Design top_logic, start of the top module:
module top_logic(  
		clk,
		rst,
		frz,
		level,
		Dout,
		vsync,
		hsync,
		VGA_R,
		VGA_G,
		VGA_B,
		BTNU,
		BTND,
		BTNL,
		BTNR,
        seven_seg,
        sel,
        pattern_select,
         I_spi_miso,
         O_spi_sck,
         O_spi_cs,
         O_spi_mosi
);
make LEC_CHECK=0 ABC_AREA=1 CAP_MARGIN=20 CELL_PAD_IN_SITES_GLOBAL_PLACEMENT=1 CORE_MARGIN=2 CORE_UTILIZATION=58 SLEW_MARGIN=20 finish   # period 20.0 ns
run.sh (not shown) runs the stock make flow with config.mk's settings and CLKGATE_MAP_FILE=.
The starting point completed without violations.
==> next run, changes <==
--- a/flow/config.mk
+++ b/flow/config.mk
@@ -7,7 +7,6 @@
 export LEC_CHECK = 0
-export ABC_AREA = 1
 export CAP_MARGIN = 20
-export CELL_PAD_IN_SITES_GLOBAL_PLACEMENT = 1
 export CORE_MARGIN = 2
-export CORE_UTILIZATION = 58
+export CORE_UTILIZATION = 59
+export CTS_CLUSTER_SIZE = 97
 export SLEW_MARGIN = 20
==> flow/constraint.sdc (replaced) <==
create_clock -name core_clock -period 12.8 [get_ports {clk}]
set_input_delay 2.5600 -clock core_clock [delete_from_list [all_inputs] [get_ports {clk}]]
set_output_delay 2.5600 -clock core_clock [all_outputs]
set_load 0.01 [all_outputs]
=>
- This time the run finished but failed the layout checks on setup timing
- first-iteration DRC count is lower by 21%
- worst setup slack gets worse by 5.9 ns
- routed wire length drops by 9.0%
- area after synthesis decreases by 4.6%
==> next run, changes <==
--- a/flow/config.mk
+++ b/flow/config.mk
@@ -9,4 +9,6 @@
 export CORE_MARGIN = 2
-export CORE_UTILIZATION = 59
-export CTS_CLUSTER_SIZE = 97
+export CORE_UTILIZATION = 72
+export CTS_CLUSTER_DIAMETER = 94
+export MAX_ROUTING_LAYER = met4
+export SETUP_SLACK_MARGIN = -0.68
 export SLEW_MARGIN = 20
==> flow/constraint.sdc (replaced) <==
create_clock -name core_clock -period 11.6 [get_ports {clk}]
set_input_delay 2.3200 -clock core_clock [delete_from_list [all_inputs] [get_ports {clk}]]
set_output_delay 2.3200 -clock core_clock [all_outputs]
set_load 0.01 [all_outputs]
Outcome:
- The changed run ran to the end with violations: setup timing
- count of clock-buffer cells in the layout climbs by 6
- synthesized area is unchanged
- hold slack degrades by 0.0053 ns
- core utilization climbs by 15 points
==> next run, changes <==
--- a/flow/config.mk
+++ b/flow/config.mk
@@ -9,6 +9,3 @@
 export CORE_MARGIN = 2
-export CORE_UTILIZATION = 72
-export CTS_CLUSTER_DIAMETER = 94
-export MAX_ROUTING_LAYER = met4
-export SETUP_SLACK_MARGIN = -0.68
+export CORE_UTILIZATION = 44
 export SLEW_MARGIN = 20
==> flow/constraint.sdc (replaced) <==
create_clock -name core_clock -period 16.9 [get_ports {clk}]
set_input_delay 3.3800 -clock core_clock [delete_from_list [all_inputs] [get_ports {clk}]]
set_output_delay 3.3800 -clock core_clock [all_outputs]
set_load 0.01 [all_outputs]
Result: The new run went through all stages and came out clean; worst setup slack improves by 3.1 ns; worst hold slack improves by 0.0063 ns; critical path depth went up by 2; clock-buffer cell count went up by 2; clock skew went down by 0.012 ns; register-to-register slack improves by 3.1 ns; wire length went down by 8.6%; via count went down by about 8%; fmax went down by 14%; die area went up by about 60%.
==> next run, changes <==
--- a/flow/config.mk
+++ b/flow/config.mk
@@ -7,5 +7,8 @@
 export LEC_CHECK = 0
+export ABC_AREA = 0
 export CAP_MARGIN = 20
 export CORE_MARGIN = 2
-export CORE_UTILIZATION = 44
+export CORE_UTILIZATION = 72
+export PLACE_DENSITY = 0.35
+export SETUP_SLACK_MARGIN = 1.64
 export SLEW_MARGIN = 20
==> flow/constraint.sdc (replaced) <==
create_clock -name core_clock -period 9.39 [get_ports {clk}]
set_input_delay 1.8780 -clock core_clock [delete_from_list [all_inputs] [get_ports {clk}]]
set_output_delay 1.8780 -clock core_clock [all_outputs]
set_load 0.01 [all_outputs]
Effect: The new run finished with setup timing left; core utilization grows by 40 points; register-to-register slack got worse by 5.3 ns; area after synthesis does not change; via count grows by about 20%; worst setup slack loses 5.3 ns; wire length rises by about 25%; die size fell by 39%; first-iteration DRC count came out higher by about 100%.

========
08-17:
top_logic again, from the RTL that the note above started with.
clock: 16.2 ns
lec_check: 0
cap_margin: 20
cell_pad_in_sites_detail_placement: 1
core_margin: 4
core_utilization: 67
cts_cluster_diameter: 207
gpl_routability_driven: 0
max_routing_layer: met4
setup_slack_margin: -0.42
slew_margin: 20
08-17 | ERROR | 4_1_cts
Input changes introduced in 05-02 (baseline for comparison: 08-17):
Settings: CELL_PAD_IN_SITES_GLOBAL_PLACEMENT: unset -> 3; HOLD_SLACK_MARGIN: unset -> 0.19; TNS_END_PERCENT: unset -> 75.
05-02 did not finish; a tool error ended it in 3_1_place_gp_skip_io.
08-17 failed in 4_1_cts with DPL-0033.
The number of placement rows was comparable across 05-02 and 08-17.
As far as synthesized area goes, 05-02 and 08-17 are indistinguishable; the numbers are identical.
Diff 08-17..05-02 | synthesized net count | unchanged
Register area share after synthesis: 05-02 vs 08-17 identical
There was hardly any difference in number of unique standard cell types used by synthesis between 05-02 and 08-17.
On synthesized-area fraction occupied by xor and xnor cells, 08-17 tracks 05-02 almost exactly.
From 08-17 to 05-02, simple logic cell fraction of the synthesized area did not move at all.
05-02 -> 08-17: yosys stat chip area delta 0, exact match
In terms of multiplexer fraction of the synthesized cell area, 05-02 and 08-17 differ only marginally.

========
## amber
top_logic again, from the RTL that the note above started with.
clock: 11.3 ns
lec_check: 0
cap_margin: 30
core_margin: 2
core_utilization: 72
cts_cluster_diameter: 43
setup_slack_margin: 3.37
slew_margin: 20
To summarise amber: no stage aborted, but the layout did not pass its checks, failing on setup timing.
For zinc, these inputs were changed with respect to amber:
Settings: clearing CTS_CLUSTER_DIAMETER, which used to be 43; swapping 30 for 20 in CAP_MARGIN; swapping 3.37 for -0.87 in SETUP_SLACK_MARGIN; swapping 11.3 for 11.5 in the clock period (ns, I/O delays scaled along).
==> comparison <==
- Of zinc and amber, none finishes clean.
- zinc finished all stages; layout check result: FAIL, due to setup timing.
- The lower number of nets in the layout came out of zinc.
- zinc against amber: routed wire length flat; met2 usage up 0.78 points; final area down 3800 um2; post-synthesis sequential area ratio flat; worst setup slack up 0.25 ns.
- zinc vs. amber: area of all sequential standard cells went down by 0.59%.
### zinc -> raven
Settings: changing CAP_MARGIN from 20 to 30; setting CTS_CLUSTER_DIAMETER to 258 for the first time; changing SETUP_SLACK_MARGIN from -0.87 to 1.51; changing the clock period (ns, I/O delays scaled along) from 11.5 to 12.0.
### Flow results
The layout from raven, despite a flow that completed every stage, fails the layout checks, with the failing checks listed as setup timing. Final cell area excluding filler cells sits higher in raven than in zinc. raven against zinc: transition time of the tightest slew-check pin decreased by 0.018 ns relative to the old numbers; achievable clock frequency decreased by 0.00033 GHz relative to the old numbers; sequential share of layout area closely matched the old numbers; wire length decreased by 3.9% relative to the old numbers.
#### Input delta (maple over raven)
Settings: CTS_CLUSTER_DIAMETER: 258 -> unset; SETUP_SLACK_MARGIN: 1.51 -> 3.95; CORE_UTILIZATION: 72 -> 63; CAP_MARGIN: 30 -> 20; the clock period (ns, I/O delays scaled along): 12.0 -> 14.8.
[summary]
- Of raven and maple, just one finished clean: maple.
- Startpoint of the worst setup timing path = VGA.vcount[1]: raven; startpoint of the worst setup timing path = VGA.vcount[0]: maple
- Taking maple over raven, the amount of wire on met3 after detailed routing ratio works out to 0.66.
- The final reports for maple and raven show total number of nets in the final design lower in the former.
- Non-clock buffer count (lower): maple
Input changes introduced in quartz (baseline for comparison: maple):
Settings: SETUP_SLACK_MARGIN changed from 3.95 to 1.63; MAX_ROUTING_LAYER newly set to met4; CORE_UTILIZATION changed from 63 to 72; the clock period (ns, I/O delays scaled along) changed from 14.8 to 12.2.
==> comparison <==
The sole clean run among quartz and maple is maple. Diff maple -> quartz: via count picked up an extra 4282, number of detailed-route iterations in the first pass went down by 1, met3 capacity usage during global routing went up by 3.4 points. Taking maple as the reference, in quartz via count of the first global-routing pass picked up an extra about 5%; non-filler instance count after layout picked up an extra 217; final-layout clock-cell area share lost 0.17 points; number of gates resized after CTS lost about 2%. In terms of non-clock inverter total of the final layout, quartz and maple differ only marginally. Measured against each other, quartz and maple differ in logic gate fraction of the total cell area, the higher figure coming from maple.

========
top_logic again, from the RTL that the note above started with.
Settings: LEC_CHECK=0, ABC_AREA=1, CAP_MARGIN=20, CELL_PAD_IN_SITES_GLOBAL_PLACEMENT=0, CORE_ASPECT_RATIO=1.01, CORE_MARGIN=2, CORE_UTILIZATION=72, HOLD_SLACK_MARGIN=-0.08, PLACE_DENSITY_LB_ADDON=0.21, SETUP_SLACK_MARGIN=2.07, SLEW_MARGIN=35, TNS_END_PERCENT=85; clock period 10.7 ns.
The baseline failed in 5_1_grt with GRT-0232.
Then changed:
Settings changed: ABC_AREA 1 to 0, CORE_UTILIZATION 72 to 65, CTS_CLUSTER_SIZE from default to 50, HOLD_SLACK_MARGIN -0.08 to default, MAX_ROUTING_LAYER from default to met4, PLACE_DENSITY_LB_ADDON 0.21 to default, SETUP_SLACK_MARGIN 2.07 to 5.0.
Clock period 10.7 ns to 19.9 ns, I/O delays scaled along.
What happened: The new run finished with timing, DRC and antenna clean. Die size increases by 5.7%. Area after synthesis drops by 4.6%. Synthesized cell count drops by 14%.
Then changed:
Settings changed: CORE_UTILIZATION 65 to 72, CTS_CLUSTER_SIZE 50 to default, MAX_ROUTING_LAYER met4 to default, PLACE_DENSITY from default to 0.69, SETUP_SLACK_MARGIN 5.0 to 0.37, SLEW_MARGIN 35 to 15.
Clock period 19.9 ns to 12.5 ns, I/O delays scaled along.
=> The changed run finished with setup timing left. Area after synthesis is unchanged. Worst setup slack gets worse by 6.6 ns. Worst hold slack is about the same. Synthesized cell count stays the same. Cell count rose slightly. Flip-flop count is unchanged.

========
v31:
Starting RTL as in the previous note.
Settings: LEC_CHECK=0, ABC_AREA=0, CAP_MARGIN=20, CELL_PAD_IN_SITES_GLOBAL_PLACEMENT=0, CORE_ASPECT_RATIO=1.01, CORE_MARGIN=2, CORE_UTILIZATION=44, CTS_CLUSTER_DIAMETER=331, CTS_CLUSTER_SIZE=15, PLACE_DENSITY=0.69, SETUP_SLACK_MARGIN=5.0, SLEW_MARGIN=35, TNS_END_PERCENT=85; clock period 19.9 ns.
v31: all stages complete, timing, DRC and antenna checks passed
Input changes introduced in v45 (baseline for comparison: v31):
diff --git a/flow/config.mk b/flow/config.mk
--- a/flow/config.mk
+++ b/flow/config.mk
@@ -12,7 +12,5 @@
 export CORE_MARGIN = 2
-export CORE_UTILIZATION = 44
-export CTS_CLUSTER_DIAMETER = 331
-export CTS_CLUSTER_SIZE = 15
-export PLACE_DENSITY = 0.69
-export SETUP_SLACK_MARGIN = 5.0
+export CORE_UTILIZATION = 72
+export PLACE_DENSITY = 0.64
+export SETUP_SLACK_MARGIN = 0.26
 export SLEW_MARGIN = 35
==> flow/constraint.sdc <==
create_clock -name core_clock -period 12.3 [get_ports {clk}]
set_input_delay 2.4600 -clock core_clock [delete_from_list [all_inputs] [get_ports {clk}]]
set_output_delay 2.4600 -clock core_clock [all_outputs]
set_load 0.01 [all_outputs]
Notes after the runs:
- Nothing crashed in v45 and all stages finished; the problem is that the final layout failed, the offending checks being negative setup slack.
- v45 vs v31 — critical path depth rose 3.5%.
- Cmp v31 and v45 / pre-CTS setup slack / lower: v45
- Sort v31 and v45 by final count of negative-setup-slack endpoints asc -> top: v31
- v45 can be clocked faster than v31.
Edits applied to the flow inputs when going from v45 to v54:
diff --git a/flow/config.mk b/flow/config.mk
--- a/flow/config.mk
+++ b/flow/config.mk
@@ -7,3 +7,3 @@
 export LEC_CHECK = 0
-export ABC_AREA = 0
+export ABC_AREA = 1
 export CAP_MARGIN = 20
@@ -13,3 +13,3 @@
 export CORE_UTILIZATION = 72
-export PLACE_DENSITY = 0.64
+export PLACE_DENSITY_LB_ADDON = 0.21
 export SETUP_SLACK_MARGIN = 0.26
==> flow/constraint.sdc <==
create_clock -name core_clock -period 11.4 [get_ports {clk}]
set_input_delay 2.2800 -clock core_clock [delete_from_list [all_inputs] [get_ports {clk}]]
set_output_delay 2.2800 -clock core_clock [all_outputs]
set_load 0.01 [all_outputs]
Notes after the runs:
v54 completed end to end; final checks failed (negative setup slack).
Routed length per instance: v54 > v45
v54 ended up with VGA.movebullet1.y[3] as its startpoint of the worst setup timing path; v45 ended up with VGA.vcount[0].
v54 ends up with a required arrival time at the worst endpoint that is 820 ps lower than in v45.
Going from v45 to v54, core outline area grew by 5.3%, non-filler instance count after layout saw an increase, setup slack lost 39 ps.
Changes in v8 relative to v54:
==> flow/config.mk <==
export PLATFORM = sky130hd
export DESIGN_NAME = top_logic
export DESIGN_NICKNAME = top_logic
export VERILOG_FILES = /design/flow/design.v
export SDC_FILE = /design/flow/constraint.sdc
export NUM_CORES = 4
export LEC_CHECK = 0
export CAP_MARGIN = 20
export CORE_MARGIN = 2
export CORE_UTILIZATION = 8
export SLEW_MARGIN = 20
==> flow/constraint.sdc <==
create_clock -name core_clock -period 21.0 [get_ports {clk}]
set_input_delay 4.2000 -clock core_clock [delete_from_list [all_inputs] [get_ports {clk}]]
set_output_delay 4.2000 -clock core_clock [all_outputs]
set_load 0.01 [all_outputs]
==> comparison <==
v8 went all the way through synthesis, placement and routing and the layout is clean on timing, DRC and antenna.
v54 → v8: post-route clock period utilization -33 points, cell count +13300, area overhead of the layout relative to synthesis +13 points, arrival time at the worst endpoint +3800 ps.

========
== v20 ==
Starting RTL as in the previous note.
// top_logic
module top_logic(  
		clk,
		rst,
		frz,
		level,
		Dout,
		vsync,
		hsync,
		VGA_R,
		VGA_G,
		VGA_B,
		BTNU,
		BTND,
		BTNL,
		BTNR,
        seven_seg,
        sel,
        pattern_select,
         I_spi_miso,
         O_spi_sck,
         O_spi_cs,
         O_spi_mosi
);
clock: 12.2 ns
lec_check: 0
cap_margin: 20
core_margin: 2
core_utilization: 72
cts_cluster_diameter: 43
hold_slack_margin: -0.08
max_routing_layer: met4
setup_slack_margin: 1.63
slew_margin: 20
v20 had finished all stages when the layout checks came back failing, citing negative setup slack.
Setup changes, v20 to v26
Settings: changing CTS_CLUSTER_DIAMETER from 43 to 324; setting ABC_AREA to 1 for the first time; setting TNS_END_PERCENT to 40 for the first time; removing MAX_ROUTING_LAYER (formerly met4); removing SETUP_SLACK_MARGIN (formerly 1.63); removing HOLD_SLACK_MARGIN (formerly -0.08); setting CTS_CLUSTER_SIZE to 95 for the first time; changing the clock period (ns, I/O delays scaled along) from 12.2 to 7.37.
Results
v26: GRT-0232 in 5_1_grt -> run aborted. Comparing the two runs side by side, v26 comes out behind v20 on setup slack after placement. Horizontal extent of the die, v26 and v20: lower on v20. Synthesized instance count up 17% in v26 wrt v20. Proportion of synthesized area in mux cells sits lower in v26 than in v20. Relative to v20, the number of nets produced by synthesis measured on v26 has increased by more than 10%. Comparing v26 and v20, the lower vertical die dimension was measured on v20. In v26 relative to v20, area of the core region had gone up by a few percent.
